== rev 12 ==
## layer
module layer #(
    parameter DATA_WIDTH = 8,                  
    parameter INPUT_SIZE = 28,                  
    parameter KERNEL_SIZE = 3,                
    parameter POOL_SIZE = 2,                    
    parameter STRIDE = 1,                          
    parameter ACTIVATION_TYPE = 1'b1,        
    parameter POOL_TYPE = 1'b1                     
)(
    input clk, global_rst, ce,
    input [DATA_WIDTH-1:0] myInput,
    input [KERNEL_SIZE*KERNEL_SIZE*DATA_WIDTH-1:0] weight,
    input [DATA_WIDTH-1:0] bias,
    output [DATA_WIDTH-1:0] data_out,
    output valid_op, 
    output end_op
);
clock: 5.0 ns
lec_check: 0
abc_area: 1
cap_margin: 20
cell_pad_in_sites_global_placement: 3
core_margin: 2
core_utilization: 52
cts_cluster_size: 100
max_routing_layer: met4
slew_margin: 20
run.sh (not shown) runs the stock make flow with config.mk's settings and CLKGATE_MAP_FILE=.
Rev 12 did not finish; a tool error ended it in 3_1_place_gp_skip_io.
The following lists how rev 13 was set up differently from rev 12:
# rev 12
export LEC_CHECK = 0
export ABC_AREA = 1
export CAP_MARGIN = 20
export CELL_PAD_IN_SITES_GLOBAL_PLACEMENT = 3
export CORE_MARGIN = 2
export CORE_UTILIZATION = 52
export CTS_CLUSTER_SIZE = 100
export MAX_ROUTING_LAYER = met4
export SLEW_MARGIN = 20
create_clock -name core_clock -period 5.0 [get_ports {clk}]
# rev 13
export LEC_CHECK = 0
export ABC_AREA = 1
export CAP_MARGIN = 20
export CORE_MARGIN = 2
export CORE_UTILIZATION = 69
export SLEW_MARGIN = 20
create_clock -name core_clock -period 2.88 [get_ports {clk}]
### Flow results
- [rev 13] flow finished | final checks: failed | reasons: negative setup slack
- Count of standard-cell rows for rev 13 is lower than for rev 12.
- Of rev 13 and rev 12, the higher initial cell density of the core belongs to rev 13.
- Diff rev 13..rev 12 | synthesized flop and latch total | unchanged
- Share of synthesized cell area in full adder, half adder and majority cells came out exactly the same in rev 13 and rev 12.
- The synthesized cell count was comparable across rev 13 and rev 12.
- Rev 13 -> rev 12: proportion of synthesized chip area in sequential cells delta 0, exact match
- Changes observed in rev 13 relative to rev 12: total die area went down by 24%; overall die width has decreased; overall die height shows a reduction of about 13%; number of distinct standard cells referenced by the synthesized netlist roughly the same; area of the core region lower.

* * *

wip/umber:
Starting RTL as in the previous note.
Settings: LEC_CHECK=0, CAP_MARGIN=20, CORE_MARGIN=2, CORE_UTILIZATION=72, CTS_CLUSTER_DIAMETER=359, PLACE_DENSITY_LB_ADDON=0.01, SETUP_SLACK_MARGIN=-0.14, SLEW_MARGIN=20; clock period 1.67 ns.
| wip/umber | all stages done | FAIL | negative setup slack |
What wip/zinc does differently from wip/umber at the input level:
# wip/umber
export LEC_CHECK = 0
export CAP_MARGIN = 20
export CORE_MARGIN = 2
export CORE_UTILIZATION = 72
export CTS_CLUSTER_DIAMETER = 359
export PLACE_DENSITY_LB_ADDON = 0.01
export SETUP_SLACK_MARGIN = -0.14
export SLEW_MARGIN = 20
create_clock -name core_clock -period 1.67 [get_ports {clk}]
# wip/zinc
export LEC_CHECK = 0
export ABC_AREA = 1
export CAP_MARGIN = 20
export CELL_PAD_IN_SITES_GLOBAL_PLACEMENT = 3
export CORE_MARGIN = 2
export CORE_UTILIZATION = 40
export SLEW_MARGIN = 20
create_clock -name core_clock -period 5.0 [get_ports {clk}]
[summary]
wip/zinc vs. wip/umber: post-layout worst setup margin shows an increase of 3790 ps, insertion delay to the later sink of the worst-skew pair shows a reduction of 20 ps, count of cells along the worst hold path shows a reduction of 1, number of logic stages on the critical path including buffering shows an increase of 4.
Looking at design area across wip/umber and wip/zinc, the one that comes out higher is wip/umber.
Relative to wip/umber, the cell total in the yosys stat output measured on wip/zinc has increased by more than a quarter.
Xor/xnor cell area share of the yosys netlist down 3.2 points in wip/zinc wrt wip/umber
| core utilization at floorplan | wip/zinc vs wip/umber | 33 points lower |
No stage failed in wip/zinc, and the final checks on the layout all came back clean.
Looking only at number of resized instances in the post-cts repair step, and setting everything else aside, the lower value of wip/umber and wip/zinc goes to wip/zinc.
Input changes introduced in wip/indigo (baseline for comparison: wip/zinc):
# wip/zinc
export LEC_CHECK = 0
export ABC_AREA = 1
export CAP_MARGIN = 20
export CELL_PAD_IN_SITES_GLOBAL_PLACEMENT = 3
export CORE_MARGIN = 2
export CORE_UTILIZATION = 40
export SLEW_MARGIN = 20
create_clock -name core_clock -period 5.0 [get_ports {clk}]
# wip/indigo
export LEC_CHECK = 0
export ABC_AREA = 1
export CAP_MARGIN = 20
export CORE_MARGIN = 2
export CORE_UTILIZATION = 72
export CTS_CLUSTER_SIZE = 10
export PLACE_DENSITY = 0.39
export SETUP_SLACK_MARGIN = 0.32
export SLEW_MARGIN = 20
create_clock -name core_clock -period 1.08 [get_ports {clk}]
Taking wip/zinc over wip/indigo, the total cell area at the placement stage ratio works out to 0.901. Combined area of all synthesized cells: wip/indigo vs wip/zinc identical. Against wip/zinc as the reference, wip/indigo delivers a higher TritonCTS buffer count. The lower post-cts sizing count of wip/zinc and wip/indigo is in wip/zinc. As far as mean instance size in the synthesized netlist goes, wip/indigo and wip/zinc are indistinguishable; the numbers are identical. The number of rows created at floorplan in wip/zinc is 1.3 times that in wip/indigo. Compared with wip/zinc, final RePlAce weighted congestion in wip/indigo increased by more than 10%. In the summary table, wip/indigo is marked failed, with error DPL-0038 raised in global routing. Re yosys-reported design area after synthesis: no difference whatsoever between wip/indigo and wip/zinc. Diff wip/zinc -> wip/indigo: post-detailed-placement half-perimeter wirelength saw an increase; number of nets in the synthesized netlist saw little to no change.
Input changes introduced in wip/raven (baseline for comparison: wip/indigo):
# wip/indigo
export LEC_CHECK = 0
export ABC_AREA = 1
export CAP_MARGIN = 20
export CORE_MARGIN = 2
export CORE_UTILIZATION = 72
export CTS_CLUSTER_SIZE = 10
export PLACE_DENSITY = 0.39
export SETUP_SLACK_MARGIN = 0.32
export SLEW_MARGIN = 20
create_clock -name core_clock -period 1.08 [get_ports {clk}]
# wip/raven
export LEC_CHECK = 0
export ABC_AREA = 1
export CAP_MARGIN = 20
export CORE_MARGIN = 2
export CORE_UTILIZATION = 72
export CTS_CLUSTER_DIAMETER = 400
export SLEW_MARGIN = 20
create_clock -name core_clock -period 2.32 [get_ports {clk}]
### Flow results
- Summed standard-cell area reported by yosys across wip/indigo and wip/raven: no real change.
- Status: area enclosed by the die boundary parity (wip/raven, wip/indigo)
- Half-perimeter wire length after placement in wip/raven is 19% below wip/indigo.
- Delta (wip/raven minus wip/indigo): area after synthesis held steady, number of buffers created by CTS shrank by about 12%, post-cts gate resize count shrank by 190.
- wip/raven vs. wip/indigo: worst setup slack after placement went up by 1040 ps.
- Layout checks on wip/raven: not met. Flow itself completed; violations: negative setup slack.
- Changes observed in wip/raven relative to wip/indigo: count of placed standard cells including taps lost about 6%; setup fix buffers added after clock tree synthesis dropped 8.
- For I/O pin total, wip/indigo and wip/raven come out practically identical.
- Relative to wip/indigo, weighted congestion at the end of routability-driven global placement has decreased by about 2.8% in wip/raven.
